==> inputs of branch sierra <==
// RISC
module RISC (destinoWrWB,escribir,PCsrc,result,PCoutMEM,NReset,clk,alu_outMEM,WriteDataInMEM,datoMemOut,InstruccionIn,PCinIF,MemWriteInMEM);
Settings: LEC_CHECK=0, ABC_AREA=1, CAP_MARGIN=20, CELL_PAD_IN_SITES_DETAIL_PLACEMENT=2, CELL_PAD_IN_SITES_GLOBAL_PLACEMENT=2, CORE_MARGIN=2, CORE_UTILIZATION=70, GPL_ROUTABILITY_DRIVEN=1, MIN_ROUTING_LAYER=met2, PLACE_DENSITY_LB_ADDON=0.16, SLEW_MARGIN=30, TNS_END_PERCENT=15; clock period 8.0 ns.
run.sh (not shown) runs the stock make flow with config.mk's settings and CLKGATE_MAP_FILE=.
==> inputs of branch amber, as changes to branch sierra <==
- CAP_MARGIN: 20 -> 40
- CELL_PAD_IN_SITES_DETAIL_PLACEMENT: 2 -> 0
- CELL_PAD_IN_SITES_GLOBAL_PLACEMENT: 2 -> not set
- CORE_MARGIN: 2 -> 4
- CORE_UTILIZATION: 70 -> 46
- CTS_CLUSTER_DIAMETER: not set -> 365
- GPL_TIMING_DRIVEN: not set -> 0
- MAX_ROUTING_LAYER: not set -> met5
- PLACE_DENSITY_LB_ADDON: 0.16 -> not set
- SETUP_SLACK_MARGIN: not set -> -0.2
- SLEW_MARGIN: 30 -> 0
- TNS_END_PERCENT: 15 -> not set
==> flow/constraint.sdc (replaced) <==
create_clock -name core_clock -period 7.82 [get_ports {clk}]
set_input_delay 1.5640 -clock core_clock [delete_from_list [all_inputs] [get_ports {clk}]]
set_output_delay 1.5640 -clock core_clock [all_outputs]
set_load 0.01 [all_outputs]
==> inputs of branch fjord, as changes to branch sierra <==
- CELL_PAD_IN_SITES_DETAIL_PLACEMENT: 2 -> not set
- CELL_PAD_IN_SITES_GLOBAL_PLACEMENT: 2 -> not set
- CORE_UTILIZATION: 70 -> 72
- CTS_CLUSTER_DIAMETER: not set -> 236
- CTS_CLUSTER_SIZE: not set -> 15
- GPL_ROUTABILITY_DRIVEN: 1 -> not set
- HOLD_SLACK_MARGIN: not set -> -0.09
- MIN_ROUTING_LAYER: met2 -> not set
- PLACE_DENSITY: not set -> 0.37
- PLACE_DENSITY_LB_ADDON: 0.16 -> not set
- SLEW_MARGIN: 30 -> 20
- TNS_END_PERCENT: 15 -> 5
==> flow/constraint.sdc (replaced) <==
create_clock -name core_clock -period 6.76 [get_ports {clk}]
set_input_delay 1.3520 -clock core_clock [delete_from_list [all_inputs] [get_ports {clk}]]
set_output_delay 1.3520 -clock core_clock [all_outputs]
set_load 0.01 [all_outputs]
==> notes <==
Branch fjord finished with timing, DRC and antenna clean. Branch amber died in 5_1_grt. Branch sierra ended with an error in 3_1_place_gp_skip_io with FLW-0024.
Area after synthesis is the same in branch fjord and branch amber.
Between branch fjord and branch amber, the lower die area is in branch fjord (gap about 37%, measured against branch amber).
In synthesized cell count, branch amber and branch sierra do not differ.
==> figures <==
| quantity | branch amber | branch sierra | branch fjord |
|---|---|---|---|
| Row cnt | 144 | 117 | 115 |
| Die ar. | 162100 um2 | 104900 um2 | 102000 um2 |
| Gates resized, CTS repair | 0 | - | 0 |
| Buffers from clock root to sink, at most | 3 | - | 3 |
| Final weighted congestion of routability-driven global placement | 1.218 | - | 1.036 |
| Number of buffers inserted for hold repair after clock tree synthesis | 0 | - | 0 |
| Root Buffer Master | sky130_fd_sc_hd__clkbuf_16 | - | sky130_fd_sc_hd__clkbuf_16 |
| Height of the die | 402.6 um | 323.9 um | 319.4 um |
| Number of placed cells counting well taps | 11230 | - | 9958 |
| Status | stopped before the end | stopped before the end | timing/DRC/antenna clean |
| Last stage reached | 5_1_grt | 3_1_place_gp_skip_io | - |
| Area after detailed placement | 78060 um2 | - | 74630 um2 |
| Core utilization at floorplan | 46.39% | 70.50% | 72.67% |

==> inputs of v22 <==
Starting RTL as in the previous note.
clock: 4.82 ns
lec_check: 0
cap_margin: 40
cell_pad_in_sites_detail_placement: 0
core_margin: 2
core_utilization: 72
cts_cluster_diameter: 95
cts_cluster_size: 13
gpl_routability_driven: 0
max_routing_layer: met5
min_routing_layer: met1
place_density_lb_addon: 0.03
setup_slack_margin: 0.66
slew_margin: 20
==> inputs of v9, as changes to v22 <==
Settings changed: CAP_MARGIN 40 to 30, CTS_CLUSTER_DIAMETER 95 to 365, PLACE_DENSITY_LB_ADDON 0.03 to 0.04, SETUP_SLACK_MARGIN 0.66 to -0.38, SLEW_MARGIN 20 to 35.
==> flow/constraint.sdc (replaced) <==
create_clock -name core_clock -period 3.99 [get_ports {clk}]
set_input_delay 0.7980 -clock core_clock [delete_from_list [all_inputs] [get_ports {clk}]]
set_output_delay 0.7980 -clock core_clock [all_outputs]
set_load 0.01 [all_outputs]
==> inputs of v30, as changes to v22 <==
Settings changed: CAP_MARGIN 40 to 10, CELL_PAD_IN_SITES_DETAIL_PLACEMENT 0 to unset, CORE_MARGIN 2 to 3, CORE_UTILIZATION 72 to 40, CTS_CLUSTER_DIAMETER 95 to 101, CTS_CLUSTER_SIZE 13 to unset, GPL_ROUTABILITY_DRIVEN 0 to unset, MAX_ROUTING_LAYER met5 to unset, MIN_ROUTING_LAYER met1 to unset, PLACE_DENSITY_LB_ADDON 0.03 to unset, SETUP_SLACK_MARGIN 0.66 to unset.
==> flow/constraint.sdc (replaced) <==
create_clock -name core_clock -period 8.0 [get_ports {clk}]
set_input_delay 1.6000 -clock core_clock [delete_from_list [all_inputs] [get_ports {clk}]]
set_output_delay 1.6000 -clock core_clock [all_outputs]
set_load 0.01 [all_outputs]
==> inputs of v12, as changes to v22 <==
Settings changed: CAP_MARGIN 40 to 10, CELL_PAD_IN_SITES_DETAIL_PLACEMENT 0 to unset, CTS_CLUSTER_DIAMETER 95 to unset, CTS_CLUSTER_SIZE 13 to 47, GPL_ROUTABILITY_DRIVEN 0 to unset, MAX_ROUTING_LAYER met5 to met4, MIN_ROUTING_LAYER met1 to unset, PLACE_DENSITY set to 0.65, PLACE_DENSITY_LB_ADDON 0.03 to unset, SETUP_SLACK_MARGIN 0.66 to 1.34.
==> flow/constraint.sdc (replaced) <==
create_clock -name core_clock -period 4.63 [get_ports {clk}]
set_input_delay 0.9260 -clock core_clock [delete_from_list [all_inputs] [get_ports {clk}]]
set_output_delay 0.9260 -clock core_clock [all_outputs]
set_load 0.01 [all_outputs]
==> qor summary <==
|  | v22 | v12 | v9 | v30 |
|---|---|---|---|---|
| Outcome | finished with violations | finished with violations | finished with violations | finished clean |
| Violated checks | setup timing | setup timing | setup timing | - |
| Total routed wire length on the met1 layer | 72500 um | 81500 um | 71900 um | 93600 um |
| Area used by sequential logic in the layout | 36200 sq um | 36200 sq um | 36200 sq um | 36200 sq um |
| Endpoint arrival time on the critical path | 5.81 ns | 5.86 ns | 5.94 ns | 7.36 ns |
| P_int | 25.9 mW | 30.5 mW | 31.5 mW | 17.1 mW |
| Max Clock Freq | 0.192 GHz | 0.193 GHz | 0.188 GHz | 0.150 GHz |
| Number of buffers created by CTS | 120 | 143 | 120 | 157 |
| Number of nets in the finished design | 6745 | 7019 | 6873 | 6527 |
| Core ar. | 91200 sq um | 91200 sq um | 91200 sq um | 163000 sq um |
| Maximum number of pins on one net before global-route repair | 142 | 132 | 136 | 187 |
| Post-layout util | 0.832 | 0.898 | 0.843 | 0.468 |
| Die x size | 307 um | 307 um | 307 um | 412 um |
| Lkg Pwr | 33.7 nW | 36.7 nW | 34.4 nW | 33.4 nW |
| Met3 Usage GRT | 0.121 | 0.239 | 0.113 | 0.0435 |
| Half-perimeter wire length of the detailed placement result | 129000 um | 137000 um | 133000 um | 134000 um |
Power is estimated from default activity; no workload was simulated.
